## fir
module  fir(
	input clk,
	input rst_n,			
	input enable,
	input [2:0] tap,		 
	input [15:0] data_in,		
	output [17:0] data_out,		
	output complete
);
localparam
a0 = 16'd1,	 
a1 = 16'd2,
a2 = 16'd2,
a3 = 16'd3,
a4 = 16'd3,
a5 = 16'd3;
reg [15:0] data_reg_0;	 
reg [15:0] data_reg_1;
reg [15:0] data_reg_2;
reg [15:0] data_reg_3;
reg [15:0] data_reg_4;
reg [15:0] data_reg_5;
reg [15:0] multiplication_0;	 
reg [15:0] multiplication_1;
reg [15:0] multiplication_2;
reg [15:0] multiplication_3;
reg [15:0] multiplication_4;
reg [15:0] multiplication_5;
reg [16:0] sum_1;	 
reg [16:0] sum_2;
reg [16:0] sum_3;
reg [17:0] result;  
reg mul_stage, add_stage1, add_stage2, output_stage;	 
always @ (posedge clk or negedge rst_n)
    begin
        if(!rst_n)
        	begin
        		mul_stage <= 1'b0;
        		add_stage1 <= 1'b0;
        		add_stage2 <= 1'b0;
				output_stage <= 1'b0;
        	end
        else
        	begin
        			mul_stage <= enable;
        			add_stage1 <= mul_stage;
        			add_stage2 <= add_stage1;
        			output_stage <= add_stage2;
        	end
    end
always @ (posedge clk or negedge rst_n)
    begin
        if(!rst_n)
        	begin
        		data_reg_0 <= 0;
        		data_reg_1 <= 0;
  ...
Size in the first run: roughly 2300 cells after synthesis, about 17000 um2 of cells after synthesis.
Settings: LEC_CHECK=0, ABC_AREA=1, CAP_MARGIN=20, CORE_MARGIN=2, CORE_UTILIZATION=72, CTS_CLUSTER_DIAMETER=44, CTS_CLUSTER_SIZE=72, PLACE_DENSITY_LB_ADDON=0.16, SETUP_SLACK_MARGIN=0.42, SLEW_MARGIN=20; clock period 3.27 ns.
run.sh (not shown) runs the stock make flow with config.mk's settings and CLKGATE_MAP_FILE=.
The first run ran to the end with violations: setup timing.
Then changed:
- CTS_CLUSTER_DIAMETER: 44 -> 374
- CTS_CLUSTER_SIZE: 72 -> 98
- PLACE_DENSITY_LB_ADDON: 0.16 -> not set
- SETUP_SLACK_MARGIN: 0.42 -> 0.2
- TNS_END_PERCENT: not set -> 10
- clock period: 3.27 -> 1.4 ns (I/O delays scaled with it)
Effect: Now the flow stopped in global routing with GRT-0116; die size is unchanged; area after synthesis stays the same; synthesized cell count does not change.


Setup of build 24:
The RTL this note starts from:
==> flow/design.v <==
module  fir(
	input clk,
	input rst_n,			
	input enable,
	input [2:0] tap,		 
	input [15:0] data_in,		
	output [17:0] data_out,		
	output complete
);
localparam
a0 = 16'd1,	 
a1 = 16'd2,
a2 = 16'd2,
a3 = 16'd3,
a4 = 16'd3,
a5 = 16'd3;
reg [15:0] data_reg_0;	 
reg [15:0] data_reg_1;
reg [15:0] data_reg_2;
reg [15:0] data_reg_3;
reg [15:0] data_reg_4;
reg [15:0] data_reg_5;
reg [15:0] multiplication_0;	 
reg [15:0] multiplication_1;
reg [15:0] multiplication_2;
reg [15:0] multiplication_3;
reg [15:0] multiplication_4;
reg [15:0] multiplication_5;
reg [16:0] sum_1;	 
reg [16:0] sum_2;
reg [16:0] sum_3;
reg [17:0] result;  
reg mul_stage, add_stage1, add_stage2, output_stage;	 
always @ (posedge clk or negedge rst_n)
    begin
        if(!rst_n)
        	begin
        		mul_stage <= 1'b0;
        		add_stage1 <= 1'b0;
        		add_stage2 <= 1'b0;
				output_stage <= 1'b0;
        	end
        else
        	begin
        			mul_stage <= enable;
        			add_stage1 <= mul_stage;
        			add_stage2 <= add_stage1;
        			output_stage <= add_stage2;
        	end
    end
always @ (posedge clk or negedge rst_n)
    begin
        if(!rst_n)
        	begin
        		data_reg_0 <= 0;
        		data_reg_1 <= 0;
        		data_reg_2 <= 0;
        		data_reg_3 <= 0;
			data_reg_4 <= 0;
        		data_reg_5 <= 0;
        	end
        else
        	begin
				case (tap)
					3'd2:
					begin
						if (enable) 
							begin
								data_reg_0 <= data_in;
								data_reg_1 <= data_reg_0;
							end
						else 
							begin
								data_reg_0 <= data_reg_0;
								data_reg_1 <= data_reg_1;
							end
					end
					3'd3:
					begin
						if (enable) 
							begin
								data_reg_0 <= data_in;
								data_reg_1 <= data_reg_0;
								data_reg_2 <= data_reg_1;
							end
						else 
							begin
								data_reg_0 <= data_reg_0;
								data_reg_1 <= data_reg_1;
								data_reg_2 <= data_reg_2;
							end
					end
					3'd4:
					begin
						if (enable) 
							begin
								data_reg_0 <= data_in;
								data_reg_1 <= data_reg_0;
								data_reg_2 <= data_reg_1;
								data_reg_3 <= data_reg_2;
							end
						else 
							begin
								data_reg_0 <= data_reg_0;
								data_reg_1 <= data_reg_1;
								data_reg_2 <= data_reg_2;
								data_reg_3 <= data_reg_3;
							end
					end
					3'd5:
					begin
						if (enable) 
							begin
								data_reg_0 <= data_in;
								data_reg_1 <= data_reg_0;
								data_reg_2 <= data_reg_1;
								data_reg_3 <= data_reg_2;
								data_reg_4 <= data_reg_3;
							end
						else 
							begin
								data_reg_0 <= data_reg_0;
								data_reg_1 <= data_reg_1;
								data_reg_2 <= data_reg_2;
								data_reg_3 <= data_reg_3;
								data_reg_4 <= data_reg_4;
							end
					end
					3'd6:
					begin
						if (enable) 
							begin
								data_reg_0 <= data_in;
								data_reg_1 <= data_reg_0;
								data_reg_2 <= data_reg_1;
								data_reg_3 <= data_reg_2;
								data_reg_4 <= data_reg_3;
								data_reg_5 <= data_reg_4;
							end
						else 
							begin
								data_reg_0 <= data_reg_0;
								data_reg_1 <= data_reg_1;
								data_reg_2 <= data_reg_2;
								data_reg_3 <= data_reg_3;
								data_reg_4 <= data_reg_4;
								data_reg_5 <= data_reg_5;
							end
					end
				endcase
        	end
    end
always @ (posedge clk or negedge rst_n)
    begin
        if(!rst_n)
        	begin
        		multiplication_0 <= 0;
        		multiplication_1 <= 0;
        		multiplication_2 <= 0;
        		multiplication_3 <= 0;
			multiplication_4 <= 0;
        		multiplication_5 <= 0;
        	end
        else
        	begin
				case (tap)
					3'd2:
					begin
						if(mul_stage)
							begin
								multiplication_0 <= a0 * data_reg_0;
								multiplication_1 <= a1 * data_reg_1;
							end
						else 
							begin
								multiplication_0 <= multiplication_0;
								multiplication_1 <= multiplication_1;
							end
					end
					3'd3:
					begin
						if(mul_stage)
							begin
								multiplication_0 <= a0 * data_reg_0;
								multiplication_1 <= a1 * data_reg_1;
								multiplication_2 <= a2 * data_reg_2;
							end
						else 
							begin
								multiplication_0 <= multiplication_0;
								multiplication_1 <= multiplication_1;
								multiplication_2 <= multiplication_2;
							end
					end
					3'd4:
					begin
						if(mul_stage)
							begin
								multiplication_0 <= a0 * data_reg_0;
								multiplication_1 <= a1 * data_reg_1;
								multiplication_2 <= a2 * data_reg_2;
								multiplication_3 <= a3 * data_reg_3;
							end
						else 
							begin
								multiplication_0 <= multiplication_0;
								multiplication_1 <= multiplication_1;
								multiplication_2 <= multiplication_2;
								multiplication_3 <= multiplication_3;
							end
					end
					3'd5:
					begin
						if(mul_stage)
							begin
								multiplication_0 <= a0 * data_reg_0;
								multiplication_1 <= a1 * data_reg_1;
								multiplication_2 <= a2 * data_reg_2;
								multiplication_3 <= a3 * data_reg_3;
								multiplication_4 <= a4 * data_reg_4;
							end
						else 
							begin
								multiplication_0 <= multiplication_0;
								multiplication_1 <= multiplication_1;
								multiplication_2 <= multiplication_2;
								multiplication_3 <= multiplication_3;
								multiplication_4 <= multiplication_4;
							end
					end
					3'd6:
					begin
						if(mul_stage)
							begin
								multiplication_0 <= a0 * data_reg_0;
								multiplication_1 <= a1 * data_reg_1;
								multiplication_2 <= a2 * data_reg_2;
								multiplication_3 <= a3 * data_reg_3;
								multiplication_4 <= a4 * data_reg_4;
								multiplication_5 <= a5 * data_reg_5;
							end
						else 
							begin
								multiplication_0 <= multiplication_0;
								multiplication_1 <= multiplication_1;
								multiplication_2 <= multiplication_2;
								multiplication_3 <= multiplication_3;
								multiplication_4 <= multiplication_4;
								multiplication_5 <= multiplication_5;
							end
					end
				endcase
        	end
    end
always @ (posedge clk or negedge rst_n)
    begin
        if(!rst_n)
        	begin
        		sum_1 <= 0;
        		sum_2 <= 0;
			sum_3 <= 0;
        	end
        else
        	begin
				case (tap)
					3'd2:
					begin
						if (add_stage1) 
							begin
								sum_1 <= multiplication_0 + multiplication_1;
								sum_2 <= 0;
							end
						else 
							begin
								sum_1 <= sum_1;
								sum_2 <= sum_2;
							end
					end
					3'd3:
					begin
						if (add_stage1) 
							begin
								sum_1 <= multiplication_0 + multiplication_1;
								sum_2 <= multiplication_2; 
							end
						else 
							begin
								sum_1 <= sum_1;
								sum_2 <= sum_2;
							end
					end
					3'd4:
					begin
						if (add_stage1) 
							begin
								sum_1 <= multiplication_0 + multiplication_1;
								sum_2 <= multiplication_2 + multiplication_3; 
							end
						else 
							begin
								sum_1 <= sum_1;
								sum_2 <= sum_2;
							end
					end
					3'd5:
					begin
						if (add_stage1) 
							begin
								sum_1 <= multiplication_0 + multiplication_1;
								sum_2 <= multiplication_2 + multiplication_3; 
								sum_3 <= multiplication_4;
							end
						else 
							begin
								sum_1 <= sum_1;
								sum_2 <= sum_2;
								sum_3 <= sum_3;
							end
					end
					3'd6:
					begin
						if (add_stage1) 
							begin
								sum_1 <= multiplication_0 + multiplication_1;
								sum_2 <= multiplication_2 + multiplication_3; 
								sum_3 <= multiplication_4 + multiplication_5; 
							end
						else 
							begin
								sum_1 <= sum_1;
								sum_2 <= sum_2;
								sum_3 <= sum_3;
							end
					end
				endcase
        	end
    end
always @ (posedge clk or negedge rst_n)
      begin
          if(!rst_n)
          	begin
          		result <= 0;
          	end
          else
          	begin
				case (tap)
					3'd2:
					begin
						if (add_stage2) 
							begin
								result <= sum_2 + sum_1;
							end
						else 
							begin
								result <= result;
							end
					end
					3'd3:
					begin
						if (add_stage2) 
							begin
								result <= sum_2 + sum_1;
							end
						else 
							begin
								result <= result;
							end
					end
					3'd4:
					begin
						if (add_stage2) 
							begin
								result <= sum_2 + sum_1;
							end
						else 
							begin
								result <= result;
							end
					end
					3'd5:
					begin
						if (add_stage2) 
							begin
								result <= sum_2 + sum_1 + sum_3;
							end
						else 
							begin
								result <= result;
							end
					end
					3'd6:
					begin
						if (add_stage2) 
							begin
								result <= sum_2 + sum_1 + sum_3;
							end
						else 
							begin
								result <= result;
							end
					end
				endcase
          	end
      end
assign data_out = result;	 
assign complete = output_stage;
endmodule
make LEC_CHECK=0 ABC_AREA=1 CAP_MARGIN=5 CELL_PAD_IN_SITES_DETAIL_PLACEMENT=1 CELL_PAD_IN_SITES_GLOBAL_PLACEMENT=3 CORE_MARGIN=2 CORE_UTILIZATION=42 CTS_CLUSTER_SIZE=25 GPL_ROUTABILITY_DRIVEN=0 GPL_TIMING_DRIVEN=0 MAX_ROUTING_LAYER=met4 PLACE_DENSITY_LB_ADDON=0.3 SLEW_MARGIN=35 TNS_END_PERCENT=55 finish   # period 2.61 ns
FAIL build 24 @ 3_3_place_gp: tool exited with error
The inputs of build 25 differ from those of build 24 as listed below.
- CORE_UTILIZATION: 42 -> 70
- PLACE_DENSITY_LB_ADDON: 0.3 -> unset
- GPL_ROUTABILITY_DRIVEN: 0 -> unset
- CELL_PAD_IN_SITES_DETAIL_PLACEMENT: 1 -> unset
- MAX_ROUTING_LAYER: met4 -> unset
- TNS_END_PERCENT: 55 -> unset
- SLEW_MARGIN: 35 -> 20
- CELL_PAD_IN_SITES_GLOBAL_PLACEMENT: 3 -> unset
- CAP_MARGIN: 5 -> 20
- GPL_TIMING_DRIVEN: 0 -> unset
- the clock period (ns, I/O delays scaled along): 2.61 -> 2.56
Results
- The flow for build 25 finished, though final verification flagged negative setup slack.
- Build 25 vs build 24 on effective utilization at floorplan: build 25 is the higher one.
- Number of placed I/O pins: build 25 vs build 24 identical
- Build 25 -> build 24: floorplan net count delta 0, exact match
- Going from build 24 to build 25, the count of standard-cell rows was found to have gone down by about 22%.
- Between build 24 and build 25, the flow reports die size decreasing by more than a quarter.
- Overall die height ends up lower on build 25.
- From build 24 to build 25, area after synthesis did not move at all.
#### Input delta (build 49 over build 25)
- swapping 70 for 59 in CORE_UTILIZATION
- clearing ABC_AREA, which used to be 1
- clearing CTS_CLUSTER_SIZE, which used to be 25
- swapping 2.56 for 3.89 in the clock period (ns, I/O delays scaled along)
Notes after the runs:
Build 49: PASS, flow complete, no timing, DRC or antenna violations
Note that the netlist area before placement recorded for build 49 amounts to 0.899 times the value seen in build 25.
Final cell area excluding filler cells sits lower in build 49 than in build 25.
The met1 demand-to-capacity share in global routing in build 49 sits 17 points below the value recorded for build 25.
Maximum number of pins on one net before global-route repair, build 49 and build 25: smaller value in build 49
Footprint of the multi-input gates came out lower on build 49 than on build 25.
When build 49 is set beside build 25, its post-layout minimum cycle time turns out to be 540 ps larger.
Global-route usage: build 49 and build 25 compared, lower one is build 49
Build 25 → build 49: fraction of met2 tracks used by global routing fell by 28 points; maximum frequency lower.
Sort build 49 and build 25 by number of antenna violations at the first check in global routing, ascending, and build 49 comes first.
#### Input delta (build 80 over build 49)
- changing CORE_UTILIZATION from 59 to 9
- changing the clock period (ns, I/O delays scaled along) from 3.89 to 4.24
[summary]
Build 49 → build 80: transition time at the pin with the least slew margin moved up, detailed-routed wire length on met3 shows an increase of about 46%, combinational share of power shows a reduction of 0.2 points, overall power of the completed layout saw a decrease. Taking build 49 as the reference, in build 80 post-route cell area now sits higher; ratio of total power to cell area lower; via total after detailed routing decreased by 215 relative to the old numbers. Number of tap instances (higher): build 80. Maximum buffer depth of the clock tree: build 80 vs build 49, no meaningful difference. In build 80, the hold slack came out 200 ps above the value in build 49. Comparing build 49 with build 80, the clock slew at the register clock pins of the worst setup and hold paths came out essentially unchanged.
Power and IR drop assume default switching activity.
